<file path="flow/run.sh">
#!/bin/bash
# the make line also repeats each setting of config.mk as NAME=value (left out here)
make -C /OpenROAD-flow-scripts/flow DESIGN_CONFIG=/design/flow/config.mk WORK_HOME=/design/flow/orfs CLKGATE_MAP_FILE= finish
</file>
<file path="flow/config.mk">
export PLATFORM = sky130hd
export DESIGN_NAME = top
export DESIGN_NICKNAME = top
export VERILOG_FILES = /design/flow/design.v
export SDC_FILE = /design/flow/constraint.sdc
export NUM_CORES = 4
export LEC_CHECK = 0
export CAP_MARGIN = 0
export CELL_PAD_IN_SITES_DETAIL_PLACEMENT = 2
export CELL_PAD_IN_SITES_GLOBAL_PLACEMENT = 1
export CORE_MARGIN = 7
export CORE_UTILIZATION = 59
export CTS_CLUSTER_SIZE = 78
export GPL_ROUTABILITY_DRIVEN = 1
export GPL_TIMING_DRIVEN = 0
export HOLD_SLACK_MARGIN = 0.14
export MAX_ROUTING_LAYER = met4
export MIN_ROUTING_LAYER = met1
export PLACE_DENSITY_LB_ADDON = 0.02
export SETUP_SLACK_MARGIN = 0.01
export SLEW_MARGIN = 10
export TNS_END_PERCENT = 85
</file>
<file path="flow/constraint.sdc">
create_clock -name core_clock -period 5.72 [get_ports {clk}]
set_input_delay 1.1440 -clock core_clock [delete_from_list [all_inputs] [get_ports {clk}]]
set_output_delay 1.1440 -clock core_clock [all_outputs]
set_load 0.01 [all_outputs]
</file>
<file path="flow/design.v">
module key(
    input clk, rst,
    input [3:0] key_in,
    output reg [2:0] key_val
);
    localparam CNT_MAX = 4'd9;  
    reg [3:0] cnt;
    always @(posedge clk or negedge rst) begin
        if (!rst) begin
            cnt <= 4'd0;
        end else begin
            if (key_in[0] && key_in[1] && key_in[2] && key_in[3]) begin
                cnt <= 4'd0;
            end else begin
                cnt <= (cnt == CNT_MAX) ? cnt : (cnt + 1'b1);
            end
        end
    end
    always @(posedge clk or negedge rst) begin
        if (!rst) begin
            key_val <= 3'd0;
        end else if (cnt == CNT_MAX - 1'b1) begin
            if (~key_in[0]) begin
                key_val <= 3'd1;
            end else if (~key_in[1]) begin
                key_val <= 3'd2;
            end else if (~key_in[2]) begin
                key_val <= 3'd3;
            end else if (~key_in[3]) begin
                key_val <= 3'd4;
            end
        end else begin
            key_val <= 3'd0;
        end
    end
endmodule
module seg(
    input clk, rst,
    input [20:0] data,
    output reg [6:0] seg,
    output reg [7:0] sel
);
    localparam  CNT_MAX = 2'd3;  
    localparam  DIGIT0 = 7'b100_0000,
                DIGIT1 = 7'b111_1001,
                DIGIT2 = 7'b010_0100,
                DIGIT3 = 7'b011_0000,
                DIGIT4 = 7'b001_1001,
                DIGIT5 = 7'b001_0010,
                DIGIT6 = 7'b000_0010,
                DIGIT7 = 7'b111_1000,
                DIGIT8 = 7'b000_0000,
                DIGIT9 = 7'b001_0000,
                DASH   = 7'b011_1111;
    reg [1:0] cnt;
    reg [2:0] idx;
    always @(posedge clk or negedge rst) begin
        if (!rst) begin
            cnt <= 2'd0;
            idx <= 3'd0;
            sel <= 8'b1111_1111;
        end else begin
            sel <= ~(1'b1 << idx);
            if (cnt == CNT_MAX) begin  
                cnt <= 2'd0;
                idx <= (idx == 3'd7) ? 3'd0 : (idx + 1'b1);  
            end else begin
                cnt <= cnt + 1'b1;
            end
        end
    end
    reg [6:0] digit;
    always @(*) begin
        case (idx)
            3'd0: digit = data[6:0] % 4'd10;
            3'd1: digit = data[6:0] / 4'd10;
            3'd2: digit = 4'd10;
            3'd3: digit = data[13:7] % 4'd10;
            3'd4: digit = data[13:7] / 4'd10;
            3'd5: digit = 4'd10;
            3'd6: digit = data[20:14] % 4'd10;
            3'd7: digit = data[20:14] / 4'd10;
            default: ;
        endcase
        case (digit)
            4'd0: seg = DIGIT0;
            4'd1: seg = DIGIT1;
            4'd2: seg = DIGIT2;
            4'd3: seg = DIGIT3;
            4'd4: seg = DIGIT4;
            4'd5: seg = DIGIT5;
            4'd6: seg = DIGIT6;
            4'd7: seg = DIGIT7;
            4'd8: seg = DIGIT8;
            4'd9: seg = DIGIT9;
            4'd10: seg = DASH;
            default: seg = 7'dx;
        endcase
    end
endmodule
module clock (
    input clk, rst,
    input [2:0] key_val,
    output reg [20:0] data,
    output reg [2:0] led
);
    localparam  S1 = 3'd1,
                S2 = 3'd2,
                S3 = 3'd3,
                S4 = 3'd4;
    localparam  RUNNING = 1'b0,
                SETTING = 1'b1;
    reg current_state, next_state;
    always @(posedge clk or negedge rst) begin
        if (!rst) begin
            current_state <= RUNNING;
        end else begin
            current_state <= next_state;
        end
    end
    always @(*) begin
        next_state = current_state;
        case (current_state)
            RUNNING: begin
                if (key_val == S2) begin
                    next_state = SETTING;
                end else begin
                    next_state = RUNNING;
                end
            end
            SETTING: begin
                if (key_val == S4) begin
                    next_state = RUNNING;
                end else begin
                    next_state = SETTING;
                end
            end
            default: begin ; end
        endcase
    end
    reg [9:0] cnt;
    localparam CNT_MAX = 10'd999;  
    reg [1:0] choice;
    localparam  SEC     = 2'b00,
                MIN     = 2'b01,
                HOUR    = 2'b11;
    always @(posedge clk or negedge rst) begin
        if (!rst) begin
            data <= 21'd0;
            cnt <= 10'd0;
        end else begin
            case (current_state)
                RUNNING: begin
                    if (cnt == CNT_MAX) begin
                        cnt <= 10'd0;
                        if (data[5:0] == 6'd59) begin
                            data[5:0] <= 6'd0;
                            if (data[12:7] == 6'd59) begin
                                data[12:7] <= 6'd0;
                                if (data[18:14] == 5'd23) begin
                                    data <= 21'd0;
                                end else begin
                                    data[18:14] <= data[18:14] + 1'b1;
                                end
                            end else begin
                                data[12:7] <= data[12:7] + 1'b1;
                            end
                        end else begin
                            data[5:0] <= data[5:0] + 1'b1;
                        end
                    end else begin
                        cnt <= cnt + 1'b1;
                    end
                end
                SETTING: begin
                    cnt <= 10'd0;
                    if (key_val == S3) begin
                        case (choice)
                            SEC: begin
                                data[5:0] <= (data[5:0] == 6'd59) ? 6'd0 : (data[5:0] + 1'b1);
                            end
                            MIN: begin
                                data[12:7] <= (data[12:7] == 6'd59) ? 6'd0 : (data[12:7] + 1'b1);
                            end
                            HOUR: begin
                                data[18:14] <= (data[18:14] == 5'd23) ? 5'd0 : (data[18:14] + 1'b1);
                            end
                            default: begin ; end
                        endcase
                    end
                end
                default: begin ; end
            endcase
        end
    end
    always @(posedge clk or negedge rst) begin
        if (!rst) begin
            choice <= SEC;
        end else begin
            case (current_state)
                RUNNING: begin
                    choice <= SEC;
                end
                SETTING: begin
                    if (key_val == S2) begin
                        case (choice)
                            SEC: begin choice <= MIN; end
                            MIN: begin choice <= HOUR; end
                            HOUR: begin choice <= SEC; end
                            default: begin ; end
                        endcase
                    end
                end
                default: begin ; end
            endcase
        end
    end
    always @(*) begin
        led = 3'b111;
        case (current_state)
            RUNNING: begin
                led = 3'b111;
            end
            SETTING: begin
                case (choice)
                    SEC: begin led = 3'b110; end
                    MIN: begin led = 3'b101; end
                    HOUR: begin led = 3'b011; end
                    default: begin ; end
                endcase
            end
            default: begin ; end
        endcase
    end
endmodule
module stopwatch (
    input clk, rst,
    input [2:0] key_val,
    output reg [20:0] data
);
    localparam  S1 = 3'd1,
                S2 = 3'd2,
                S3 = 3'd3,
                S4 = 3'd4;
    localparam  IDLE    = 2'b00,
                RUNNING = 2'b01,
                PAUSED  = 2'b11;
    reg [1:0] current_state, next_state;
    always @(posedge clk or negedge rst) begin
        if (!rst) begin
            current_state <= IDLE;
        end else begin
            current_state <= next_state;
        end
    end
    always @(*) begin
        next_state = current_state;
        case (current_state)
            IDLE: begin
                if (key_val == S2) begin
                    next_state = RUNNING;
                end else begin
                    next_state = IDLE;
                end
            end
            RUNNING: begin
                if (key_val == S2 ||
                    (data[6:0] == 7'd99 && data[12:7] == 6'd59 && data[20:14] == 7'd99)) begin
                    next_state = PAUSED;
                end else begin
                    next_state = RUNNING;
                end
            end
            PAUSED: begin
                if (key_val == S2) begin
                    next_state = RUNNING;
                end else if (key_val == S3) begin
                    next_state = IDLE;
                end else begin
                    next_state = PAUSED;
                end
            end
            default: begin ; end
        endcase
    end
    reg [3:0] cnt;
    localparam CNT_MAX = 4'd9;  
    always @(posedge clk or negedge rst) begin
        if (!rst) begin
            data <= 21'd0;
            cnt <= 4'd0;
        end else begin
            case (current_state)
                IDLE: begin
                    data <= 21'd0;
                    cnt <= 4'd0;
                end
                RUNNING: begin
                    if (data[6:0] == 7'd99 && data[12:7] == 6'd59 && data[20:14] == 7'd99) begin
                    end else if (cnt == CNT_MAX) begin
                        cnt <= 4'd0;
                        if (data[6:0] == 7'd99) begin
                            data[6:0] <= 7'd0;
                            if (data[12:7] == 6'd59) begin
                                data[12:7] <= 6'd0;
                                data[20:14] <= data[20:14] + 1'b1;
                            end else begin
                                data[12:7] <= data[12:7] + 1'b1;
                            end
                        end else begin
                            data[6:0] <= data[6:0] + 1'b1;
                        end
                    end else begin
                        cnt <= cnt + 1'b1;
                    end
                end
                PAUSED: begin
                end
                default: begin ; end
            endcase
        end
    end
endmodule
module blink(
    input clk, rst, en,
    output reg led
);
    localparam CNT_MAX = 10'd999;  
    reg [9:0] cnt;
    always @(posedge clk or negedge rst) begin
        if (!rst) begin
            cnt <= 10'd0;
            led <= 1'b0;
        end else if (en) begin
            if (cnt == (CNT_MAX >> 1'b1)) begin
                cnt <= 10'd0;
                led <= ~led;
            end else begin
                cnt <= cnt + 1'b1;
            end
        end else begin
            cnt <= 10'd0;
            led <= 1'b0;
        end
    end
endmodule
module buzz(
    input clk, rst, en,
    output buz
);
    localparam CNT_MAX = 3'd7;  
    reg [2:0] cnt;
    always @(posedge clk or negedge rst) begin
        if (!rst) begin
            cnt <= 3'd0;
        end else if (en) begin
            cnt <= (cnt == CNT_MAX) ? 3'd0 : (cnt + 1'b1);
        end else begin
            cnt <= 3'd0;
        end
    end
    assign buz = (cnt <= (CNT_MAX >> 1'b1)) ? 1'b0 : 1'b1;  
endmodule
module timer (
    input clk, rst,
    input [2:0] key_val,
    output reg [20:0] data,
    output reg [2:0] led,
    output buz
);
    localparam  S1 = 3'd1,
                S2 = 3'd2,
                S3 = 3'd3,
                S4 = 3'd4;
    reg en_blink;
    wire led_blink;
    blink u_blink(
        .clk(clk),
        .rst(rst),
        .en(en_blink),
        .led(led_blink)
    );
    reg en_buz;
    reg [9:0] cnt_buz;
    reg [2:0] cnt_repeat;
    localparam REPEATS_MAX = 3'd5;
    buzz u_buzz(
        .clk(clk),
        .rst(rst),
        .en(en_buz),
        .buz(buz)
    );
    localparam  SETTING = 2'b00,
                RUNNING = 2'b01,
                PAUSED = 2'b11,
                TIMEUP = 2'b10;
    reg [1:0] current_state, next_state;
    always @(posedge clk or negedge rst) begin
        if (!rst) begin
            current_state <= SETTING;
        end else begin
            current_state <= next_state;
        end
    end
    always @(*) begin
        next_state = current_state;
        case (current_state)
            SETTING: begin
                if (key_val == S4) begin
                    next_state = RUNNING;
                end else begin
                    next_state = SETTING;
                end
            end
            RUNNING: begin
                if (data == 21'd0) begin
                    next_state = TIMEUP;
                end else begin
                    if (key_val == S4) begin
                        next_state = PAUSED;
                    end else if (key_val == S3) begin
                        next_state = SETTING;
                    end else begin
                        next_state = RUNNING;
                    end
                end
            end
            PAUSED: begin
                if (key_val == S4) begin
                    next_state = RUNNING;
                end else if (key_val == S3) begin
                    next_state = SETTING;
                end else begin
                    next_state = PAUSED;
                end
            end
            TIMEUP: begin
                if (key_val == S4) begin
                    next_state = SETTING;
                end else begin
                    next_state = TIMEUP;
                end
            end
            default: begin ; end
        endcase
    end
    reg [20:0] data_tmp;
    reg [9:0] cnt;
    localparam CNT_MAX = 10'd999;  
    reg [1:0] choice;
    localparam  SEC     = 2'b00,
                MIN     = 2'b01,
                HOUR    = 2'b11;
    always @(posedge clk or negedge rst) begin
        if (!rst) begin
            data <= 21'd0;
            cnt <= 10'd0;
            data_tmp <= 21'd0;
        end else begin
            case (current_state)
                SETTING: begin
                    cnt <= 10'd0;
                    data <= data_tmp;
                    if (key_val == S3) begin
                        case (choice)
                            SEC: begin
                                data[5:0] <= (data[5:0] == 6'd59) ? 6'd0 : (data[5:0] + 1'b1);
                                data_tmp[5:0] <= (data[5:0] == 6'd59) ? 6'd0 : (data[5:0] + 1'b1);
                            end
                            MIN: begin
                                data[12:7] <= (data[12:7] == 6'd59) ? 6'd0 : (data[12:7] + 1'b1);
                                data_tmp[12:7] <= (data[12:7] == 6'd59) ? 6'd0 : (data[12:7] + 1'b1);
                            end
                            HOUR: begin
                                data[18:14] <= (data[18:14] == 5'd23) ? 5'd0 : (data[18:14] + 1'b1);
                                data_tmp[18:14] <= (data[18:14] == 5'd23) ? 5'd0 : (data[18:14] + 1'b1);
                            end
                            default: begin ; end
                        endcase
                    end
                end
                RUNNING: begin
                    if (cnt == CNT_MAX) begin
                        cnt <= 10'd0;
                        if (data[5:0] == 6'd0) begin
                            data[5:0] <= 6'd59;
                            if (data[12:7] == 6'd0) begin
                                data[12:7] <= 6'd59;
                                data[18:14] <= data[18:14] - 1'b1;
                            end else begin
                                data[12:7] <= data[12:7] - 1'b1;
                            end
                        end else begin
                            data[5:0] <= data[5:0] - 1'b1;
                        end
                    end else begin
                        cnt <= cnt + 1'b1;
                    end
                end
                PAUSED: begin
                end
                TIMEUP: begin
                end
                default: begin ; end
            endcase
        end
    end
    always @(posedge clk or negedge rst) begin
        if (!rst) begin
            choice <= SEC;
        end else begin
            case (current_state)
                SETTING: begin
                    if (key_val == S2) begin
                        case (choice)
                            SEC: begin choice <= MIN; end
                            MIN: begin choice <= HOUR; end
                            HOUR: begin choice <= SEC; end
                            default: begin ; end
                        endcase
                    end
                end
                RUNNING: begin
                    choice <= SEC;
                end
                PAUSED: begin
                end
                TIMEUP: begin
                end
                default: begin ; end
            endcase
        end
    end
    always @(*) begin
        led = 3'b111;
        en_blink = 1'b0;
        case (current_state)
            SETTING: begin
                case (choice)
                    SEC: begin led = 3'b110; end
                    MIN: begin led = 3'b101; end
                    HOUR: begin led = 3'b011; end
                    default: begin ; end
                endcase
            end
            RUNNING: begin
                led = 3'b111;
            end
            PAUSED: begin
            end
            TIMEUP: begin
                en_blink = 1'b1;
                led = {2'b11, led_blink};
            end
            default: begin ; end
        endcase
    end
    always @(posedge clk or negedge rst) begin
        if (!rst) begin
            en_buz <= 1'b0;
            cnt_buz <= 10'd0;
            cnt_repeat <= 3'd0;
        end else begin
            case (current_state)
                SETTING: begin
                    en_buz <= 1'b0;
                    cnt_buz <= 10'd0;
                    cnt_repeat <= 3'd0;
                end
                RUNNING: begin
                end
                PAUSED: begin
                end
                TIMEUP: begin
                    if (cnt_repeat < REPEATS_MAX) begin
                        if (cnt_buz <= (CNT_MAX >> 1'b1)) begin
                            en_buz <= 1'b1;
                            cnt_buz <= cnt_buz + 1'b1;
                        end else if (cnt_buz < CNT_MAX) begin
                            en_buz <= 1'b0;
                            cnt_buz <= cnt_buz + 1'b1;
                        end else begin
                            cnt_buz <= 10'd0;
                            cnt_repeat <= cnt_repeat + 1'b1;
                        end
                    end else begin
                        en_buz <= 1'b0;
                    end
                end
                default: begin ; end
            endcase
        end
    end
endmodule
module top(
    input clk, rst,
    input [3:0] key_in,
    output [6:0] seg,
    output [7:0] sel,
    output reg [2:0] led, sel_led,
    output buz
);
    wire [2:0] key_val;
    localparam  S1 = 3'd1,
                S2 = 3'd2,
                S3 = 3'd3,
                S4 = 3'd4;
    key u_key(
        .clk(clk),
        .rst(rst),
        .key_in(key_in),
        .key_val(key_val)
    );
    reg [20:0] data_to_show;
    seg u_seg(
        .clk(clk),
        .rst(rst),
        .seg(seg),
        .sel(sel),
        .data(data_to_show)
    );
    wire [20:0] data_clock, data_stopwatch, data_timer;
    wire [2:0] led_clock, led_timer;
    wire [2:0] key_val_clock, key_val_stopwatch, key_val_timer;
    reg [1:0] current_state, next_state;
    localparam  CLOCK       = 2'b00,
                STOPWATCH   = 2'b01,
                TIMER       = 2'b11;
    assign key_val_clock = (current_state == CLOCK) ? key_val : 3'd0;
    assign key_val_stopwatch = (current_state == STOPWATCH) ? key_val : 3'd0;
    assign key_val_timer = (current_state == TIMER) ? key_val : 3'd0;
    clock u_clock (
        .clk(clk),
        .rst(rst),
        .key_val(key_val_clock),
        .data(data_clock),
        .led(led_clock)
    );
    stopwatch u_stopwatch (
        .clk(clk),
        .rst(rst),
        .key_val(key_val_stopwatch),
        .data(data_stopwatch)
    );
    timer u_timer (
        .clk(clk),
        .rst(rst),
        .key_val(key_val_timer),
        .data(data_timer),
        .led(led_timer),
        .buz(buz)
    );
    always @(posedge clk or negedge rst) begin
        if (!rst) begin
            current_state <= CLOCK;
        end else begin
            current_state <= next_state;
        end
    end
    always @(*) begin
        next_state = current_state;
        case (current_state)
            CLOCK: begin
                if (key_val == S1) begin
                    next_state = STOPWATCH;
                end else begin
                    next_state = CLOCK;
                end
            end
            STOPWATCH: begin
                if (key_val == S1) begin
                    next_state = TIMER;
                end else begin
                    next_state = STOPWATCH;
                end
            end
            TIMER: begin
                if (key_val == S1) begin
                    next_state = CLOCK;
                end else begin
                    next_state = TIMER;
                end
            end
            default: begin ; end
        endcase
    end
    always @(*) begin
        led = 3'b111;
        data_to_show = 20'd0;
        sel_led = 3'b111;
        case (current_state)
            CLOCK: begin
                led = 3'b110;
                data_to_show = data_clock;
                sel_led = led_clock;
            end
            STOPWATCH: begin
                led = 3'b101;
                data_to_show = data_stopwatch;
                sel_led = 3'b111;
            end
            TIMER: begin
                led = 3'b011;
                data_to_show = data_timer;
                sel_led = led_timer;
            end
            default: begin ; end
        endcase
    end
endmodule
</file>
==> metrics.log, run 1 <==
[metrics] run summary
INFO  metric outcome = did not finish
INFO  metric netlist_top_cells_area = sky130_fd_sc_hd__dfrtp_1 (37%), sky130_fd_sc_hd__nand2_1 (5.7%), sky130_fd_sc_hd__ha_1 (5.6%)
INFO  metric synth_sequential_area_ratio = 0.4094
INFO  metric yosys.area_share.aoi = 0.1937
INFO  metric synthTopLogicFamily = simple AND/OR/NAND/NOR gates
INFO  metric yosysChipArea = a little under 10,000 um^2
INFO  metric row_count = approximately 47
INFO  metric chip_area = about 20,000 um^2
INFO  metric synth-edff-count = 0
INFO  metric leading_register_cell_type_out_of_synthesis = sky130_fd_sc_hd__dfrtp_1
INFO  metric mux_area_frac = 0.03109
INFO  metric post-synth-top-area-cell = sky130_fd_sc_hd__dfrtp_1
INFO  metric initCoreUtil = 0.5986
INFO  metric asyncSetResetFlopFracSynth = 1.000
INFO  metric syn-instance-count = approximately 1,100
INFO  metric numSynthFlops = about 160
INFO  metric synth_adder_area_share = 0.05606
INFO  metric gp_routability_congestion = 0.8573
INFO  metric synth-warning-count = 8
INFO  metric boundaryPins = 28
INFO  metric first-error = [ERROR DPL-0033] detailed placement checks failed during check placement.
INFO  metric ys_cells = ~1,100
INFO  metric post_synth.cell_area_avg = about 8.6 um^2
INFO  metric top_cells_by_count = sky130_fd_sc_hd__nand2_1 (149), sky130_fd_sc_hd__dfrtp_1 (147), sky130_fd_sc_hd__nor2_1 (117), sky130_fd_sc_hd__o21ai_0 (94), sky130_fd_sc_hd__a21oi_1 (68)
INFO  metric portBuffers = 27
INFO  metric die_h = approximately 140 um
INFO  metric xor_share = 0.03746
INFO  metric synth.top_cell.area_share = 0.3746
INFO  metric synth.cellmix.simpleShare = 0.2338
INFO  metric core-area = around 16,000 um^2
INFO  metric synth_cell_types = slightly below 80
INFO  metric synthMostInstantiatedCell = sky130_fd_sc_hd__nand2_1
INFO  metric syn_nets = 1,190
INFO  metric die_width = 143.0 um
INFO  metric outcome.stop_stage = 3_5_place_dp
INFO  metric mappedNetlistArea = a little under 10,000 um^2
==> per-stage QoR <==
stage                   setup TNS, ns  total power, mW  cells  instance area, um^2  hold slack [ns]
after global placement        -462.61            1.278   1387                10370           0.4127
after floorplan                     0            1.238   1140                 9821           0.4031
==> run 2: changes to the inputs <==
- ABC_AREA: unset -> 1
- CAP_MARGIN: 0 -> 20
- CELL_PAD_IN_SITES_DETAIL_PLACEMENT: 2 -> unset
- CELL_PAD_IN_SITES_GLOBAL_PLACEMENT: 1 -> unset
- CORE_ASPECT_RATIO: unset -> 0.67
- CORE_MARGIN: 7 -> 4
- CORE_UTILIZATION: 59 -> 31
- CTS_CLUSTER_DIAMETER: unset -> 118
- CTS_CLUSTER_SIZE: 78 -> 49
- GPL_ROUTABILITY_DRIVEN: 1 -> unset
- HOLD_SLACK_MARGIN: 0.14 -> unset
- MAX_ROUTING_LAYER: met4 -> unset
- MIN_ROUTING_LAYER: met1 -> met2
- PLACE_DENSITY_LB_ADDON: 0.02 -> unset
- SETUP_SLACK_MARGIN: 0.01 -> unset
- SLEW_MARGIN: 10 -> 0
- TNS_END_PERCENT: 85 -> unset
- clock period: 5.72 -> 10.4 ns (I/O delays scaled with it)
==> metrics.log, run 2 <==
[flow] final metrics
INFO  metric outcome = failed layout checks (was did not finish)
INFO  metric so.violations = design-rule violations
INFO  metric reg2reg_slack = a little under 7 ns
INFO  metric sequential_cell_area = between 4000 and 5000 um^2
INFO  metric setup_total_negative_slack = 0 ns
INFO  metric overflow = 0
INFO  metric die_width = 223.5 um (was 143.0 um)
INFO  metric p_clk_frac = 0.484
INFO  metric finalWorstPathRequiredPeriod = slightly above 7 ns
INFO  metric slowest_delay = between 0.5 and 0.6 ns
INFO  metric met3_usage = 0.3549
INFO  metric p_clk = between 0.6 and 0.7 mW
INFO  metric wl_per_cell = 14.74 um
INFO  metric hold_class = flip-flop to flip-flop
INFO  metric synth_sequential_area_ratio = 0.4169 (was 0.4094)
INFO  metric power_frac_comb = 0.040
INFO  metric syn-instance-count = 1,267 (was 1,140)
INFO  metric min_path_cells = 1
INFO  metric met2_use_gr = 0.2197
INFO  metric first_global_vias = between 10,000 and 15,000
INFO  metric setup.worst_path.end = seg[3]
INFO  metric critPathCaptureType = output pin
INFO  metric die_h = 152.4 um (was 143.0 um)
INFO  metric layout.cells.non_filler = approximately 1,700
INFO  metric synth.cellmix.simpleShare = 0.2654 (was 0.2338)
INFO  metric worst_clock_skew = about 0.011 ns
INFO  metric p_comb = ~0.054 mW
INFO  metric post-synth-top-area-cell = sky130_fd_sc_hd__dfrtp_1 (unchanged)
INFO  metric asyncSetResetFlopFracSynth = 1.000 (unchanged)
INFO  metric seq_cell_power = roughly 0.64 mW
INFO  metric dp_hpwl = around 18,000 um
INFO  metric multi_input_comb_area = between 4000 and 5000 um^2
INFO  metric detail_route.wirelength = between 20,000 and 30,000 um
INFO  metric mux_area_frac = 0 (was 0.03109)
INFO  metric yosys.area_share.aoi = 0.1469 (was 0.1937)
INFO  metric report.final.slew_viol_count = 0
INFO  metric synth.top_cell.area_share = 0.3815 (was 0.3746)
INFO  metric leading_register_cell_type_out_of_synthesis = sky130_fd_sc_hd__dfrtp_1 (unchanged)
INFO  metric clk_transition_reported_paths = ~0.07 ns
INFO  metric reg2reg_to = u_timer.data[9]
INFO  metric firstDrtPassIters = between 50 and 60
INFO  metric h-tree-depth = 4
INFO  metric clkSinkCount = 160
INFO  metric pre_cts_ws = around 4.0 ns
INFO  metric grt_util_met1 = 0
INFO  metric layout.nets = 1,364
INFO  metric timing.final.crit_share = 0.6816
INFO  metric finalHoldViolations = 0
INFO  metric dominant_power_group = clock
INFO  metric clock-root-buffer = sky130_fd_sc_hd__clkbuf_16
INFO  metric postRouteAntennaNets = 0
INFO  metric netlist_top_cells_area = sky130_fd_sc_hd__dfrtp_1 (38%), sky130_fd_sc_hd__nand2_1 (10%), sky130_fd_sc_hd__inv_1 (7.4%) (was sky130_fd_sc_hd__dfrtp_1 (37%), sky130_fd_sc_hd__nand2_1 (5.7%), sky130_fd_sc_hd__ha_1 (5.6%))
INFO  metric fillerInstances = about 3,200
INFO  metric initCoreUtil = 0.3167 (was 0.5986)
INFO  metric post-route-worst-setup-slack = 3.311 ns
INFO  metric synth-warning-count = 8 (unchanged)
INFO  metric leakage = 5.032 nW
INFO  metric slew_at_the_pin_closest_to_its_max_slew_limit = around 1.1 ns
INFO  metric yosysChipArea = 9642 um^2 (was 9821 um^2)
INFO  metric p_sw = roughly 0.35 mW
INFO  metric top_cells_by_count = sky130_fd_sc_hd__nand2_1 (260), sky130_fd_sc_hd__inv_1 (190), sky130_fd_sc_hd__dfrtp_1 (147), sky130_fd_sc_hd__nor2_1 (116), sky130_fd_sc_hd__o21ai_0 (100) (was sky130_fd_sc_hd__nand2_1 (149), sky130_fd_sc_hd__dfrtp_1 (147), sky130_fd_sc_hd__nor2_1 (117), sky130_fd_sc_hd__o21ai_0 (94), sky130_fd_sc_hd__a21oi_1 (68))
INFO  metric cts_tree = done
INFO  metric timing.reg2reg.worst_path_depth = 12
INFO  metric p_int = roughly 1 mW
INFO  metric critical_path.n_buffers_inverters = 5
INFO  metric route.detailed.drc = 3
INFO  metric number_of_buffers_created_by_cts = 17
INFO  metric numSynthFlops = 160 (unchanged)
INFO  metric synthTopLogicFamily = simple AND/OR/NAND/NOR gates (unchanged)
INFO  metric setup_viol_count_final = 0
INFO  metric boundaryPins = 28 (unchanged)
INFO  metric criticalPathCategory = flip-flop to output pin
INFO  metric vdd_ir_drop_max = between 0.1 and 0.15 mV
INFO  metric p_sw_frac = 0.2563
INFO  metric pin_count_of_the_biggest_net_entering_global_routing = about 120
INFO  metric path_length_in_cells_of_the_critical_path = 29
INFO  metric totalPowerFinal = 1.348 mW
INFO  metric critical_path_arrival = 5.01 ns
INFO  metric mappedNetlistArea = 9642 um^2 (was 9821 um^2)
INFO  metric core-area = 30,450 um^2 (was 16,410 um^2)
INFO  metric power_density = 121.9 nW/um^2
INFO  metric placed_cells_incl_taps = between 1,500 and 2,000
INFO  metric synth_cell_types = 59 (was 78)
INFO  metric portBuffers = 27 (unchanged)
INFO  metric xor_share = 0.02816 (was 0.03746)
INFO  metric timing.critical_path.from_type = flip-flop
INFO  metric grt_setup_unrepaired = false
INFO  metric chip_area = 34,040 um^2 (was 20,450 um^2)
INFO  metric ys_cells = 1,267 (was 1,140)
INFO  metric cp_common_cell = sky130_fd_sc_hd__nand2_1
INFO  metric postCtsSetupBuffers = 0
INFO  metric detailedRoute.firstIterationViolations = between 1,500 and 2,000
INFO  metric post_cts_hold_buffer_count = 0
INFO  metric min_to = u_seg.cnt[0]
INFO  metric cts_max_path_buffers = 2
INFO  metric max_freq = approximately 140 MHz
INFO  metric critical_path.slowest_cell = sky130_fd_sc_hd__dfstp_2
INFO  metric synth-edff-count = 0 (unchanged)
INFO  metric timing.critical_path.max_delay_family = simple AND/OR/NAND/NOR gates
INFO  metric grt.busiest_layer = met3
INFO  metric routed-via-count = approximately 12,000
INFO  metric grt_pass1_wl = 41,140 um
INFO  metric number_of_antenna_violations_at_the_first_check_in_global_routing = 0
INFO  metric max_cap_viol_count = 0
INFO  metric hold_path.startpoint = u_seg.cnt[0]
INFO  metric worst_hold_slack = ~0.43 ns
INFO  metric cts-resized-gates = 0
INFO  metric clock.latency.late_pin = between 0.4 and 0.5 ns
INFO  metric row_count = 52 (was 47)
INFO  metric post_synth.cell_area_avg = 7.610 um^2 (was 8.615 um^2)
INFO  metric gp_routability_congestion = 0.9342 (was 0.8573)
INFO  metric critical_path.max_fanout = 10
INFO  metric global_route.usage.total = 0.2216
INFO  metric power.sequential.fraction = 0.476
INFO  metric syn_nets = 1,317 (was 1,190)
INFO  metric flow.area_growth_from_synthesis = 14.64%
INFO  metric slew-limit-headroom = 0.2573
INFO  metric synth_adder_area_share = 0.05710 (was 0.05606)
INFO  metric synthMostInstantiatedCell = sky130_fd_sc_hd__nand2_1 (unchanged)
INFO  metric openroad.warnings = between 40 and 50
INFO  metric detail_route.vias_per_cell = 7.032
INFO  metric timing.critical_path.required = roughly 8.3 ns
[run 2: per-stage QoR]
| stage | instance area, um^2 | utilization |
|---|---|---|
| floorplan | 9642 | - |
| global placement | 10420 | 0.3422 |
| detailed placement | 10450 | 0.3432 |
| CTS | 11050 | 0.3629 |
| global route | 11050 | 0.3629 |
| finish | 11050 | 0.3630 |
[run 2: per-layer routing]
layer	routed length [um]	part of all wire	vias to the layer above
met2	11980	0.47	3152
met3	11740	0.46	299
met5	292	0.011	-
met1	0	0	4466
met4	1531	0.060	14
li1	-	-	4255
[run 2: final cells by class]
type	instances	share of cell area
well taps	405	0.04585
repair buffers	28	0.02739
diodes	1	0.0002264
clock buffers	19	0.04098
multi-input cells	889	0.4340
inverters	198	0.06724
plain buffers	20	0.007358
clock inverters	13	0.01324
flip-flops and latches	160	0.3637
==> run 3: changes to the inputs <==
- ABC_AREA: 1 -> unset
- CORE_ASPECT_RATIO: 0.67 -> unset
- CORE_MARGIN: 4 -> 2
- CORE_UTILIZATION: 31 -> 40
- CTS_CLUSTER_DIAMETER: 118 -> unset
- CTS_CLUSTER_SIZE: 49 -> unset
- GPL_TIMING_DRIVEN: 0 -> unset
- MIN_ROUTING_LAYER: met2 -> unset
- SLEW_MARGIN: 0 -> 20
- clock period: 10.4 -> 7.05 ns (I/O delays scaled with it)
==> metrics.log, run 3 <==
[flow] final metrics
INFO  metric finalHoldViolations = 0 (unchanged)
INFO  metric row_count = 57 (was 52)
INFO  metric power.sequential.fraction = 0.461 (was 0.476)
INFO  metric min_path_cells = 1 (unchanged)
INFO  metric clock-root-buffer = sky130_fd_sc_hd__clkbuf_16 (unchanged)
INFO  metric h-tree-depth = 4 (unchanged)
INFO  metric max_freq = around 150 MHz
INFO  metric synthTopLogicFamily = simple AND/OR/NAND/NOR gates (unchanged)
INFO  metric hold_class = flip-flop to flip-flop (unchanged)
INFO  metric setup.worst_path.end = seg[4] (was seg[3])
INFO  metric clock.latency.late_pin = 0.43 ns (was 0.44 ns)
INFO  metric worst_hold_slack = 0.4327 ns (was 0.4323 ns)
INFO  metric yosys.area_share.aoi = 0.1937 (was 0.1469)
INFO  metric synth-edff-count = 0 (unchanged)
INFO  metric die_width = 160.7 um (was 223.5 um)
INFO  metric yosysChipArea = 9821 um^2 (was 9642 um^2)
INFO  metric die_h = 160.7 um (was 152.4 um)
INFO  metric finalWorstPathRequiredPeriod = roughly 6.7 ns
INFO  metric global_route.usage.total = 0.1803 (was 0.2216)
INFO  metric synthMostInstantiatedCell = sky130_fd_sc_hd__nand2_1 (unchanged)
INFO  metric leading_register_cell_type_out_of_synthesis = sky130_fd_sc_hd__dfrtp_1 (unchanged)
INFO  metric met3_length = 790 um (was 11,740 um)
INFO  metric syn_nets = 1,190 (was 1,317)
INFO  metric reg2reg_to = u_stopwatch.data[20] (was u_timer.data[9])
INFO  metric timing.final.crit_share = 0.9505 (was 0.6816)
INFO  metric slew_at_the_pin_closest_to_its_max_slew_limit = 0.8892 ns (was 1.105 ns)
INFO  metric detailedRoute.firstIterationViolations = 661 (was 1,826)
INFO  metric layout.nets = 1,200 (was 1,364)
INFO  metric critical_path.n_buffers_inverters = 4 (was 5)
INFO  metric timing.reg2reg.worst_path_depth = 11 (was 12)
INFO  metric netlist_top_cells_area = sky130_fd_sc_hd__dfrtp_1 (37%), sky130_fd_sc_hd__nand2_1 (5.7%), sky130_fd_sc_hd__ha_1 (5.6%) (was sky130_fd_sc_hd__dfrtp_1 (38%), sky130_fd_sc_hd__nand2_1 (10%), sky130_fd_sc_hd__inv_1 (7.4%))
INFO  metric critPathCaptureType = output pin (unchanged)
INFO  metric p_comb = 0.0728 mW (was 0.0538 mW)
INFO  metric ys_cells = 1,140 (was 1,267)
INFO  metric wl_per_cell = 15.23 um (was 14.74 um)
INFO  metric layout.cells.non_filler = 1,487 (was 1,733)
INFO  metric cts_max_path_buffers = 2 (unchanged)
INFO  metric number_of_antenna_violations_at_the_first_check_in_global_routing = 0 (unchanged)
INFO  metric detail_route.wirelength = 22,640 um (was 25,540 um)
INFO  metric pin_count_of_the_biggest_net_entering_global_routing = 95 (was 115)
INFO  metric clkSinkCount = 160 (unchanged)
INFO  metric slowest_delay = 0.70 ns (was 0.55 ns)
INFO  metric clk_transition_reported_paths = 0.06 ns (was 0.07 ns)
INFO  metric boundaryPins = 28 (unchanged)
INFO  metric leakage = 4.711 nW (was 5.032 nW)
INFO  metric critical_path.max_fanout = 18 (was 10)
INFO  metric criticalPathCategory = flip-flop to output pin (unchanged)
INFO  metric power_frac_comb = 0.035 (was 0.040)
INFO  metric report.final.slew_viol_count = 0 (unchanged)
INFO  metric critical_path_arrival = 5.29 ns (was 5.01 ns)
INFO  metric dominant_power_group = clock (unchanged)
INFO  metric xor_share = 0.03746 (was 0.02816)
INFO  metric openroad.warnings = 46 (was 49)
INFO  metric overflow = 0 (unchanged)
INFO  metric cts_tree = done (unchanged)
INFO  metric routed-via-count = 8,224 (was 12,190)
INFO  metric synth_adder_area_share = 0.05606 (was 0.05710)
INFO  metric outcome = no timing/DRC/antenna violations (was failed layout checks)
INFO  metric mux_area_frac = 0.03109 (was 0)
INFO  metric critical_path.slowest_cell = sky130_fd_sc_hd__a222oi_1 (was sky130_fd_sc_hd__dfstp_2)
INFO  metric routedLengthMet1 = 11,000 um (was 0 um)
INFO  metric grt_pass1_wl = 38,310 um (was 41,140 um)
INFO  metric syn-instance-count = 1,140 (was 1,267)
INFO  metric first_global_vias = 7,838 (was 12,780)
INFO  metric slew-limit-headroom = 0.4072 (was 0.2573)
INFO  metric p_int = 1.622 mW (was 1.002 mW)
INFO  metric fillerInstances = 2,321 (was 3,159)
INFO  metric vdd_ir_drop_max = 0.1605 mV (was 0.1155 mV)
INFO  metric initCoreUtil = 0.4062 (was 0.3167)
INFO  metric timing.critical_path.max_delay_family = AND-OR/OR-AND gates (was simple AND/OR/NAND/NOR gates)
INFO  metric synth-warning-count = 8 (unchanged)
INFO  metric mappedNetlistArea = 9821 um^2 (was 9642 um^2)
INFO  metric setup_viol_count_final = 0 (unchanged)
INFO  metric timing.critical_path.required = 5.64 ns (was 8.32 ns)
INFO  metric number_of_buffers_created_by_cts = 17 (unchanged)
INFO  metric hold_path.startpoint = u_seg.cnt[0] (unchanged)
INFO  metric detailroute.wirelength.met2 = 10,490 um (was 11,980 um)
INFO  metric insertedDiodeCount = 0 (was 1)
INFO  metric postRouteAntennaNets = 0 (unchanged)
INFO  metric highest_routing_layer_actually_used = met4 (was met5)
INFO  metric flow.area_growth_from_synthesis = 12.47% (was 14.64%)
INFO  metric p_clk_frac = 0.504 (was 0.484)
INFO  metric p_sw = 0.4365 mW (was 0.3453 mW)
INFO  metric path_length_in_cells_of_the_critical_path = 18 (was 29)
INFO  metric dp_hpwl = 15,980 um (was 17,960 um)
INFO  metric seq_cell_power = 0.948 mW (was 0.641 mW)
INFO  metric max_cap_viol_count = 0 (unchanged)
INFO  metric synth_cell_types = 78 (was 59)
INFO  metric reg2reg_slack = 3.74 ns (was 6.82 ns)
INFO  metric timing.critical_path.from_type = flip-flop (unchanged)
INFO  metric post_synth.cell_area_avg = 8.615 um^2 (was 7.610 um^2)
INFO  metric numSynthFlops = 160 (unchanged)
INFO  metric grt_setup_unrepaired = false (unchanged)
INFO  metric chip_area = 25,820 um^2 (was 34,040 um^2)
INFO  metric synth.cellmix.simpleShare = 0.2338 (was 0.2654)
INFO  metric top_cells_by_count = sky130_fd_sc_hd__nand2_1 (149), sky130_fd_sc_hd__dfrtp_1 (147), sky130_fd_sc_hd__nor2_1 (117), sky130_fd_sc_hd__o21ai_0 (94), sky130_fd_sc_hd__a21oi_1 (68) (was sky130_fd_sc_hd__nand2_1 (260), sky130_fd_sc_hd__inv_1 (190), sky130_fd_sc_hd__dfrtp_1 (147), sky130_fd_sc_hd__nor2_1 (116), sky130_fd_sc_hd__o21ai_0 (100))
INFO  metric detail_route.vias_per_cell = 5.531 (was 7.032)
INFO  metric timing.critical_path.cells = a222oi_1 > nor2_1 > nor2_2 > nor3_1 > a311o_1 > or2_4 > inv_1 > ha_1 > and3b_1 > a32o_1 > nor2_1 > and2_1 > inv_1 > ha_1 > inv_1 > a21oi_1 > o31ai_2 > clkdlybuf4s50_1
INFO  metric synth.top_cell.area_share = 0.3746 (was 0.3815)
INFO  metric power_density = 186.4 nW/um^2 (was 121.9 nW/um^2)
INFO  metric portBuffers = 27 (unchanged)
INFO  metric cp_common_cell = sky130_fd_sc_hd__inv_1 (was sky130_fd_sc_hd__nand2_1)
INFO  metric p_clk = 1.04 mW (was 0.653 mW)
INFO  metric asyncSetResetFlopFracSynth = 1.000 (unchanged)
INFO  metric p_sw_frac = 0.2120 (was 0.2563)
INFO  metric route.detailed.drc = 0 (was 3)
INFO  metric core-area = 24,180 um^2 (was 30,450 um^2)
INFO  metric worst_clock_skew = 0.01048 ns (was 0.01148 ns)
INFO  metric gp_routability_congestion = 0.9222 (was 0.9342)
INFO  metric post-synth-top-area-cell = sky130_fd_sc_hd__dfrtp_1 (unchanged)
INFO  metric r2r_start = u_stopwatch.data[14]
INFO  metric setup_total_negative_slack = 0 ns (unchanged)
INFO  metric placed_cells_incl_taps = 1,452 (was 1,700)
INFO  metric synth_sequential_area_ratio = 0.4094 (was 0.4169)
INFO  metric min_to = u_seg.cnt[0] (unchanged)
INFO  metric firstDrtPassIters = 6 (was 54)
## run 3: through the flow
stage / utilization / instance area (um^2) / power [mW] / setup slack, ns
final: 0.4569 / 11050 / 2.059 / 0.3488
after global routing: 0.4569 / 11050 / 2.144 / 0.01594
after floorplan: - / 9821 / 1.005 / 1.724
after detailed placement: 0.4279 / 10350 / 1.039 / 0.6894
after global placement: 0.4279 / 10350 / 1.037 / 0.8442
after CTS: 0.4551 / 11000 / 2.084 / 0.2132
## run 3: repair_timing
action,CTS,global route
hold buffers,0,0
gates resized,0,6
setup buffers,0,3
endpoints found under the setup margin,0,7
## run 3: routing by layer
metal	vias to the layer above	global-route usage
met1	3938	0.2516
met3	39	0.02763
met5	-	0
met2	154	0.2878
met4	0	0.06047
li1	4093	-
## run 3: area by class of cell
type / instances / area [um^2] / share of cell area
flip-flops and latches: 160 / 4025 / 0.3644
multi-input cells: 890 / 5434 / 0.4920
repair buffers: 39 / 361.6 / 0.03274
inverters: 42 / 163.9 / 0.01484
clock inverters: 11 / 215.2 / 0.01948
clock buffers: 21 / 440.4 / 0.03987
well taps: 324 / 405.4 / 0.03670
==> run 4: changes to the inputs <==
- ABC_AREA: unset -> 1
- CORE_UTILIZATION: 40 -> 68
- CTS_CLUSTER_DIAMETER: unset -> 355
- CTS_CLUSTER_SIZE: unset -> 15
- PLACE_DENSITY_LB_ADDON: unset -> 0.01
- SETUP_SLACK_MARGIN: unset -> 1.33
- clock period: 7.05 -> 4.65 ns (I/O delays scaled with it)
==> metrics.log, run 4 <==
[flow] final metrics
INFO  metric number_of_buffers_created_by_cts = 17 (unchanged)
INFO  metric synthTopLogicFamily = simple AND/OR/NAND/NOR gates (unchanged)
INFO  metric detail_route.vias_per_cell = 6.503 (was 5.531)
INFO  metric top_cells_by_count = sky130_fd_sc_hd__nand2_1 (260), sky130_fd_sc_hd__inv_1 (190), sky130_fd_sc_hd__dfrtp_1 (147), sky130_fd_sc_hd__nor2_1 (116), sky130_fd_sc_hd__o21ai_0 (100) (was sky130_fd_sc_hd__nand2_1 (149), sky130_fd_sc_hd__dfrtp_1 (147), sky130_fd_sc_hd__nor2_1 (117), sky130_fd_sc_hd__o21ai_0 (94), sky130_fd_sc_hd__a21oi_1 (68))
INFO  metric routed-via-count = 10,340 (was 8,224)
INFO  metric report.final.slew_viol_count = 0 (unchanged)
INFO  metric totalPowerFinal = 3.107 mW (was 2.059 mW)
INFO  metric critical_path.max_fanout = 11 (was 18)
INFO  metric syn-instance-count = 1,267 (was 1,140)
INFO  metric max_cap_viol_count = 0 (unchanged)
INFO  metric critical_path.slowest_cell = sky130_fd_sc_hd__dfstp_2 (was sky130_fd_sc_hd__a222oi_1)
INFO  metric die_width = 123.1 um (was 160.7 um)
INFO  metric numSynthFlops = 160 (unchanged)
INFO  metric p_sw_frac = 0.2359 (was 0.2120)
INFO  metric synth_adder_area_share = 0.05710 (was 0.05606)
INFO  metric post-synth-top-area-cell = sky130_fd_sc_hd__dfrtp_1 (unchanged)
INFO  metric mux_area_frac = 0 (was 0.03109)
INFO  metric min_to = u_seg.cnt[0] (unchanged)
INFO  metric critical_path.n_buffers_inverters = 4 (unchanged)
INFO  metric finalHoldViolations = 0 (unchanged)
INFO  metric setup.worst_path.end = seg[3] (was seg[4])
INFO  metric power_density = 257.2 nW/um^2 (was 186.4 nW/um^2)
INFO  metric portBuffers = 27 (unchanged)
INFO  metric slew-limit-headroom = 0.2992 (was 0.4072)
INFO  metric synth_sequential_area_ratio = 0.4169 (was 0.4094)
INFO  metric timing.final.crit_share = 1.346 (was 0.9505)
INFO  metric power_frac_comb = 0.037 (was 0.035)
INFO  metric outcome = failed layout checks (was no timing/DRC/antenna violations)
INFO  metric finalWorstPathRequiredPeriod = about 6.3 ns
INFO  metric path_length_in_cells_of_the_critical_path = 28 (was 18)
INFO  metric cts_max_path_buffers = 2 (unchanged)
INFO  metric cts_tree = done (unchanged)
INFO  metric max_freq = about 160 MHz
INFO  metric leading_register_cell_type_out_of_synthesis = sky130_fd_sc_hd__dfrtp_1 (unchanged)
INFO  metric seq_cell_power = 1.43 mW (was 0.948 mW)
INFO  metric fillerInstances = 722 (was 2,321)
INFO  metric setup_viol_count_final = 8 (was 0)
INFO  metric flow.area_growth_from_synthesis = 25.31% (was 12.47%)
INFO  metric postRouteAntennaNets = 0 (unchanged)
INFO  metric yosysChipArea = 9642 um^2 (was 9821 um^2)
INFO  metric syn_nets = 1,317 (was 1,190)
INFO  metric clock-root-buffer = sky130_fd_sc_hd__clkbuf_16 (unchanged)
INFO  metric post_synth.cell_area_avg = 7.610 um^2 (was 8.615 um^2)
INFO  metric route.detailed.drc = 0 (unchanged)
INFO  metric row_count = 43 (was 57)
INFO  metric min_path_cells = 1 (unchanged)
INFO  metric pin_count_of_the_biggest_net_entering_global_routing = 78 (was 95)
INFO  metric layout.cells.non_filler = 1,590 (was 1,487)
INFO  metric p_clk = 1.56 mW (was 1.04 mW)
INFO  metric pre_cts_ws = -0.09044 ns (was 0.6894 ns)
INFO  metric timing.critical_path.required = 3.72 ns (was 5.64 ns)
INFO  metric layout.nets = 1,447 (was 1,200)
INFO  metric gp_routability_congestion = 0.9741 (was 0.9222)
INFO  metric slew_at_the_pin_closest_to_its_max_slew_limit = 1.047 ns (was 0.8892 ns)
INFO  metric boundaryPins = 28 (unchanged)
INFO  metric detailedRoute.firstIterationViolations = 1,600 (was 661)
INFO  metric p_comb = 0.116 mW (was 0.0728 mW)
INFO  metric grt_pass1_wl = 43,290 um (was 38,310 um)
INFO  metric hold_class = flip-flop to flip-flop (unchanged)
INFO  metric ys_cells = 1,267 (was 1,140)
INFO  metric power.sequential.fraction = 0.462 (was 0.461)
INFO  metric mappedNetlistArea = 9642 um^2 (was 9821 um^2)
INFO  metric post-route-worst-setup-slack = -1.608 ns (was 0.3488 ns)
INFO  metric r2r_start = u_seg.idx[1] (was u_stopwatch.data[14])
INFO  metric synth-edff-count = 0 (unchanged)
INFO  metric timing.reg2reg.worst_path_depth = 40 (was 11)
INFO  metric grt_setup_unrepaired = true (was false)
INFO  metric clock.latency.late_pin = 0.46 ns (was 0.43 ns)
INFO  metric netlist_top_cells_area = sky130_fd_sc_hd__dfrtp_1 (38%), sky130_fd_sc_hd__nand2_1 (10%), sky130_fd_sc_hd__inv_1 (7.4%) (was sky130_fd_sc_hd__dfrtp_1 (37%), sky130_fd_sc_hd__nand2_1 (5.7%), sky130_fd_sc_hd__ha_1 (5.6%))
INFO  metric synth.cellmix.simpleShare = 0.2654 (was 0.2338)
INFO  metric cp_common_cell = sky130_fd_sc_hd__nand2_1 (was sky130_fd_sc_hd__inv_1)
INFO  metric dominant_power_group = clock (unchanged)
INFO  metric number_of_antenna_violations_at_the_first_check_in_global_routing = 1 (was 0)
INFO  metric first_global_vias = 9,125 (was 7,838)
INFO  metric clkSinkCount = 160 (unchanged)
INFO  metric criticalPathCategory = flip-flop to output pin (unchanged)
INFO  metric timing.critical_path.max_delay_family = simple AND/OR/NAND/NOR gates (was AND-OR/OR-AND gates)
INFO  metric synth_cell_types = 59 (was 78)
INFO  metric reg2reg_to = u_seg.sel[0] (was u_stopwatch.data[20])
INFO  metric so.violations = negative setup slack
INFO  metric synthMostInstantiatedCell = sky130_fd_sc_hd__nand2_1 (unchanged)
INFO  metric openroad.warnings = 50 (was 46)
INFO  metric dp_hpwl = 16,360 um (was 15,980 um)
INFO  metric detailed_place.area = 10,430 um^2 (was 10,350 um^2)
INFO  metric synth.top_cell.area_share = 0.3815 (was 0.3746)
INFO  metric core-area = 13,880 um^2 (was 24,180 um^2)
INFO  metric slowest_delay = 0.66 ns (was 0.70 ns)
INFO  metric yosys.area_share.aoi = 0.1469 (was 0.1937)
INFO  metric detail_route.wirelength = 34,370 um (was 22,640 um)
INFO  metric overflow = 0 (unchanged)
INFO  metric placed_cells_incl_taps = 1,493 (was 1,452)
INFO  metric initCoreUtil = 0.6946 (was 0.4062)
INFO  metric worst_clock_skew = 0.03357 ns (was 0.01048 ns)
INFO  metric h-tree-depth = 4 (unchanged)
INFO  metric wl_per_cell = 21.62 um (was 15.23 um)
INFO  metric critPathCaptureType = output pin (unchanged)
INFO  metric insertedDiodeCount = 0 (unchanged)
INFO  metric finalInstanceArea = 12,080 um^2 (was 11,050 um^2)
INFO  metric asyncSetResetFlopFracSynth = 1.000 (unchanged)
INFO  metric vdd_ir_drop_max = 0.2935 mV (was 0.1605 mV)
INFO  metric global_route.usage.total = 0.3620 (was 0.1803)
INFO  metric die_h = 123.1 um (was 160.7 um)
INFO  metric chip_area = 15,150 um^2 (was 25,820 um^2)
INFO  metric p_int = 2.374 mW (was 1.622 mW)
INFO  metric critical_path_arrival = 5.33 ns (was 5.29 ns)
INFO  metric hold_path.startpoint = u_seg.cnt[0] (unchanged)
INFO  metric p_clk_frac = 0.501 (was 0.504)
INFO  metric timing.critical_path.from_type = flip-flop (unchanged)
INFO  metric firstDrtPassIters = 13 (was 6)
INFO  metric reg2reg_slack = -0.27 ns (was 3.74 ns)
INFO  metric synth-warning-count = 8 (unchanged)
INFO  metric clk_transition_reported_paths = 0.07 ns (was 0.06 ns)
INFO  metric leakage = 5.592 nW (was 4.711 nW)
INFO  metric xor_share = 0.02816 (was 0.03746)
INFO  metric p_sw = 0.7330 mW (was 0.4365 mW)
-- run 4: metal layers --
layer | up-vias | GRT usage | share of wire
met5 | - | 0 | 0.0035
li1 | 4451 | - | -
met4 | 6 | 0.1676 | 0.086
met3 | 310 | 0.07057 | 0.14
met1 | 4758 | 0.4608 | 0.34
met2 | 815 | 0.5991 | 0.42
-- run 4: timing repair --
item                                    in CTS  in global routing
hold buffers                                 0                  0
endpoints found under the setup margin      10                 17
pin swaps                                   23                 31
resized                                     68                 88
setup buffers                               49                 16
-- run 4: stage by stage --
step                utilization  setup TNS [ns]  hold WS, ns
finish                   0.8704          -11.01       0.4342
global placement         0.7516               0       0.4135
detailed placement       0.7516         -0.3531       0.4427
floorplan                     -               0       0.4031
CTS                      0.8357         -0.6542       0.4510
global route             0.8704          -11.28       0.4609
-- run 4: layout make-up --
cell class / instances / area [um^2] / area share
repair buffers: 131 / 1201 / 0.09942
well taps: 180 / 225.2 / 0.01864
clock buffers: 21 / 450.4 / 0.03728
inverters: 198 / 760.7 / 0.06297
multi-input cells: 889 / 5236 / 0.4334
clock inverters: 11 / 178.9 / 0.01481
flip-flops and latches: 160 / 4029 / 0.3335
==> run 5: changes to the inputs <==
- ABC_AREA: 1 -> unset
- CAP_MARGIN: 20 -> 15
- CELL_PAD_IN_SITES_DETAIL_PLACEMENT: unset -> 2
- CELL_PAD_IN_SITES_GLOBAL_PLACEMENT: unset -> 3
- CORE_UTILIZATION: 68 -> 48
- CTS_CLUSTER_DIAMETER: 355 -> unset
- CTS_CLUSTER_SIZE: 15 -> unset
- GPL_ROUTABILITY_DRIVEN: unset -> 0
- HOLD_SLACK_MARGIN: unset -> 0.07
- PLACE_DENSITY: unset -> 0.8
- PLACE_DENSITY_LB_ADDON: 0.01 -> unset
- SETUP_SLACK_MARGIN: 1.33 -> 2.18
- TNS_END_PERCENT: unset -> 15
- clock period: 4.65 -> 10.0 ns (I/O delays scaled with it)
==> metrics.log, run 5 <==
[metrics] run summary
INFO  metric chip_area = 21,620 um^2 (was 15,150 um^2)
INFO  metric initCoreUtil = 0.4869 (was 0.6946)
INFO  metric core-area = 20,170 um^2 (was 13,880 um^2)
INFO  metric synth-warning-count = 8 (unchanged)
INFO  metric xor_share = 0.03746 (was 0.02816)
INFO  metric synth.cellmix.simpleShare = 0.2338 (was 0.2654)
INFO  metric netlist_top_cells_area = sky130_fd_sc_hd__dfrtp_1 (37%), sky130_fd_sc_hd__nand2_1 (5.7%), sky130_fd_sc_hd__ha_1 (5.6%) (was sky130_fd_sc_hd__dfrtp_1 (38%), sky130_fd_sc_hd__nand2_1 (10%), sky130_fd_sc_hd__inv_1 (7.4%))
INFO  metric synthTopLogicFamily = simple AND/OR/NAND/NOR gates (unchanged)
INFO  metric yosysChipArea = 9821 um^2 (was 9642 um^2)
INFO  metric post-synth-top-area-cell = sky130_fd_sc_hd__dfrtp_1 (unchanged)
INFO  metric row_count = 52 (was 43)
INFO  metric asyncSetResetFlopFracSynth = 1.000 (unchanged)
INFO  metric outcome = did not finish (was failed layout checks)
INFO  metric syn_nets = 1,190 (was 1,317)
INFO  metric numSynthFlops = 160 (unchanged)
INFO  metric synth_cell_types = 78 (was 59)
INFO  metric top_cells_by_count = sky130_fd_sc_hd__nand2_1 (149), sky130_fd_sc_hd__dfrtp_1 (147), sky130_fd_sc_hd__nor2_1 (117), sky130_fd_sc_hd__o21ai_0 (94), sky130_fd_sc_hd__a21oi_1 (68) (was sky130_fd_sc_hd__nand2_1 (260), sky130_fd_sc_hd__inv_1 (190), sky130_fd_sc_hd__dfrtp_1 (147), sky130_fd_sc_hd__nor2_1 (116), sky130_fd_sc_hd__o21ai_0 (100))
INFO  metric post_synth.cell_area_avg = 8.615 um^2 (was 7.610 um^2)
INFO  metric leading_register_cell_type_out_of_synthesis = sky130_fd_sc_hd__dfrtp_1 (unchanged)
INFO  metric synth-edff-count = 0 (unchanged)
INFO  metric synthMostInstantiatedCell = sky130_fd_sc_hd__nand2_1 (unchanged)
INFO  metric synth_adder_area_share = 0.05606 (was 0.05710)
INFO  metric first-error = [ERROR GPL-0301] Utilization 103.059 % exceeds 100%.
INFO  metric mappedNetlistArea = 9821 um^2 (was 9642 um^2)
INFO  metric syn-instance-count = 1,140 (was 1,267)
INFO  metric synth.top_cell.area_share = 0.3746 (was 0.3815)
INFO  metric synth_sequential_area_ratio = 0.4094 (was 0.4169)
INFO  metric ys_cells = 1,140 (was 1,267)
INFO  metric outcome.stop_stage = 3_1_place_gp_skip_io
INFO  metric die_h = 147.0 um (was 123.1 um)
INFO  metric die_width = 147.0 um (was 123.1 um)
INFO  metric mux_area_frac = 0.03109 (was 0)
INFO  metric yosys.area_share.aoi = 0.1937 (was 0.1469)
==> run 6: changes to the inputs <==
- CAP_MARGIN: 15 -> 0
- CELL_PAD_IN_SITES_DETAIL_PLACEMENT: 2 -> 1
- CELL_PAD_IN_SITES_GLOBAL_PLACEMENT: 3 -> 1
- CORE_MARGIN: 2 -> 7
- CORE_UTILIZATION: 48 -> 31
- CTS_CLUSTER_SIZE: unset -> 73
- GPL_TIMING_DRIVEN: unset -> 0
- HOLD_SLACK_MARGIN: 0.07 -> 0.14
- MAX_ROUTING_LAYER: unset -> met4
- MIN_ROUTING_LAYER: unset -> met1
- PLACE_DENSITY: 0.8 -> unset
- PLACE_DENSITY_LB_ADDON: unset -> 0.02
- SETUP_SLACK_MARGIN: 2.18 -> 0.01
- SLEW_MARGIN: 20 -> 10
- TNS_END_PERCENT: 15 -> 85
- clock period: 10.0 -> 11.0 ns (I/O delays scaled with it)
==> metrics.log, run 6 <==
[flow] final metrics
INFO  metric synth_sequential_area_ratio = 0.4094 (unchanged)
INFO  metric route.detailed.drc = 0
INFO  metric number_of_antenna_violations_at_the_first_check_in_global_routing = 0
INFO  metric timing.critical_path.required = ~8.8 ns
INFO  metric synth_adder_area_share = 0.05606 (unchanged)
INFO  metric timing.critical_path.from_type = flip-flop
INFO  metric ys_cells = 1,140 (unchanged)
INFO  metric critical_path.slowest_cell = sky130_fd_sc_hd__o32ai_1
INFO  metric clkSinkCount = about 160
INFO  metric mappedNetlistArea = 9821 um^2 (unchanged)
INFO  metric vdd_ir_drop_max = approximately 0.11 mV
INFO  metric outcome = no timing/DRC/antenna violations (was did not finish)
INFO  metric max_freq = about 120 MHz
INFO  metric slew-limit-headroom = 0.4781
INFO  metric p_int = slightly above 1 mW
INFO  metric synth-warning-count = 8 (unchanged)
INFO  metric met3_usage = 0.02869
INFO  metric fillerInstances = approximately 3,700
INFO  metric setup_viol_count_final = 0
INFO  metric timing.reg2reg.worst_path_depth = 13
INFO  metric synth.cellmix.simpleShare = 0.2338 (unchanged)
INFO  metric leakage = approximately 4.8 nW
INFO  metric grt_setup_unrepaired = false
INFO  metric min_path_cells = 1
INFO  metric slowest_delay = ~0.71 ns
INFO  metric final_core_utilization = 0.3597
INFO  metric p_comb = slightly above 0.05 mW
INFO  metric critical_path.max_fanout = 10
INFO  metric detail_route.wirelength = roughly 29,000 um
INFO  metric criticalPathCategory = flip-flop to output pin
INFO  metric flow.area_growth_from_synthesis = 14.97%
INFO  metric die_h = 192.0 um (was 147.0 um)
INFO  metric die_width = 192.0 um (was 147.0 um)
INFO  metric boundaryPins = 28
INFO  metric r2r_start = u_stopwatch.data[14]
INFO  metric top_cells_by_count = sky130_fd_sc_hd__nand2_1 (149), sky130_fd_sc_hd__dfrtp_1 (147), sky130_fd_sc_hd__nor2_1 (117), sky130_fd_sc_hd__o21ai_0 (94), sky130_fd_sc_hd__a21oi_1 (68) (unchanged)
INFO  metric p_clk = approximately 0.65 mW
INFO  metric setup_total_negative_slack = 0 ns
INFO  metric hold_class = flip-flop to flip-flop
INFO  metric min_to = u_seg.cnt[0]
INFO  metric xor_share = 0.03746 (unchanged)
INFO  metric dp_hpwl = ~21,000 um
INFO  metric routed-via-count = roughly 8,500
INFO  metric openroad.warnings = roughly 46
INFO  metric reg2reg_slack = 7.59 ns
INFO  metric power_frac_comb = 0.038
INFO  metric pre_cts_ws = roughly 3.3 ns
INFO  metric post-synth-top-area-cell = sky130_fd_sc_hd__dfrtp_1 (unchanged)
INFO  metric number_of_buffers_created_by_cts = 17
INFO  metric worst_hold_slack = approximately 0.43 ns
INFO  metric row_count = 65 (was 52)
INFO  metric pin_count_of_the_biggest_net_entering_global_routing = approximately 63
INFO  metric chip_area = 36,860 um^2 (was 21,620 um^2)
INFO  metric report.final.slew_viol_count = 0
INFO  metric seq_cell_power = approximately 0.61 mW
INFO  metric clock-root-buffer = sky130_fd_sc_hd__clkbuf_16
INFO  metric synth.top_cell.area_share = 0.3746 (unchanged)
INFO  metric worst_clock_skew = about 0.013 ns
INFO  metric leading_register_cell_type_out_of_synthesis = sky130_fd_sc_hd__dfrtp_1 (unchanged)
INFO  metric asyncSetResetFlopFracSynth = 1.000 (unchanged)
INFO  metric slew_at_the_pin_closest_to_its_max_slew_limit = between 0.7 and 0.8 ns
INFO  metric cts_tree = done
INFO  metric max_cap_viol_count = 0
INFO  metric timing.critical_path.cells = buf_6 > clkbuf_1 > clkbuf_1 > a41o_1 > nand2_1 > mux2i_1 > mux2i_1 > ha_1 > or3_1 > a21oi_1 > a211oi_1 > o32ai_1 > ha_1 > a21o_1 > a21oi_1 > clkdlybuf4s50_1
INFO  metric postRouteAntennaNets = 0
INFO  metric p_clk_frac = 0.498
INFO  metric yosys.area_share.aoi = 0.1937 (unchanged)
INFO  metric first_global_vias = between 8,000 and 9,000
INFO  metric path_length_in_cells_of_the_critical_path = 16
INFO  metric initCoreUtil = 0.3128 (was 0.4869)
INFO  metric mux_area_frac = 0.03109 (unchanged)
INFO  metric postCtsSetupBuffers = 0
INFO  metric synth-edff-count = 0 (unchanged)
INFO  metric post-route-worst-setup-slack = between 2 and 3 ns
INFO  metric timing.critical_path.max_delay_family = buffers and inverters
INFO  metric grt_util_met1 = 0.2344
INFO  metric timing.final.crit_share = 0.7441
INFO  metric firstDrtPassIters = 7
INFO  metric grt_pass1_wl = 47,170 um
INFO  metric syn_nets = 1,190 (unchanged)
INFO  metric grt.busiest_layer = met2
INFO  metric finalHoldViolations = 0
INFO  metric h-tree-depth = 4
INFO  metric detail_route.vias_per_cell = between 5 and 6
INFO  metric synth_cell_types = 78 (unchanged)
INFO  metric p_sw_frac = 0.2314
INFO  metric totalPowerFinal = between 1 and 1.5 mW
INFO  metric synthMostInstantiatedCell = sky130_fd_sc_hd__nand2_1 (unchanged)
INFO  metric p_sw = around 0.30 mW
INFO  metric post_cts_hold_buffer_count = 0
INFO  metric detailedRoute.firstIterationViolations = between 400 and 500
INFO  metric yosysChipArea = 9821 um^2 (unchanged)
INFO  metric clock.latency.late_pin = about 0.45 ns
INFO  metric portBuffers = 27
INFO  metric syn-instance-count = 1,140 (unchanged)
INFO  metric critical_path_arrival = ~6 ns
INFO  metric finalWorstPathRequiredPeriod = slightly above 8 ns
INFO  metric wl_per_cell = 18.06 um
INFO  metric overflow = 0
INFO  metric critical_path.n_buffers_inverters = 4
INFO  metric netlist_top_cells_area = sky130_fd_sc_hd__dfrtp_1 (37%), sky130_fd_sc_hd__nand2_1 (5.7%), sky130_fd_sc_hd__ha_1 (5.6%) (unchanged)
INFO  metric hold_path.startpoint = u_seg.cnt[0]
INFO  metric cts-resized-gates = 0
INFO  metric synthTopLogicFamily = simple AND/OR/NAND/NOR gates (unchanged)
INFO  metric power.sequential.fraction = 0.463
INFO  metric core-area = 31,390 um^2 (was 20,170 um^2)
INFO  metric cts_max_path_buffers = 2
INFO  metric reg2reg_to = u_stopwatch.data[20]
INFO  metric setup.worst_path.end = seg[3]
INFO  metric dominant_power_group = clock
INFO  metric power_density = 116.1 nW/um^2
INFO  metric insertedDiodeCount = 0
INFO  metric global_route.usage.total = 0.1660
INFO  metric post_synth.cell_area_avg = 8.615 um^2 (unchanged)
INFO  metric met2_use_gr = 0.2463
INFO  metric layout.nets = around 1,200
INFO  metric critPathCaptureType = output pin
INFO  metric numSynthFlops = 160 (unchanged)
INFO  metric clk_transition_reported_paths = around 0.070 ns
[run 6: stage by stage]
step           std cells  instance area (um^2)
6_report            1603                 11290
5_1_grt             1603                 11290
4_1_cts             1603                 11290
3_5_place_dp        1571                 10650
3_3_place_gp        1569                 10590
2_1_floorplan       1140                  9821
[run 6: routing by layer]
metal	part of all wire	vias to the layer above	routed length, um
met2	0.44	100	12740
met3	0.030	18	861
met5	0	-	0
met1	0.52	4156	15050
met4	0.010	0	295
li1	-	4181	-
[run 6: layout make-up]
type	count	area, um^2	area share
well taps	402	503.0	0.04455
flip-flops and latches	160	4020	0.3561
repair buffers	29	330.3	0.02926
clock buffers	19	452.9	0.04012
plain buffers	48	219.0	0.01939
clock inverters	13	183.9	0.01629
inverters	42	160.2	0.01418
multi-input cells	890	5421	0.4802
Power and IR drop assume default switching activity.
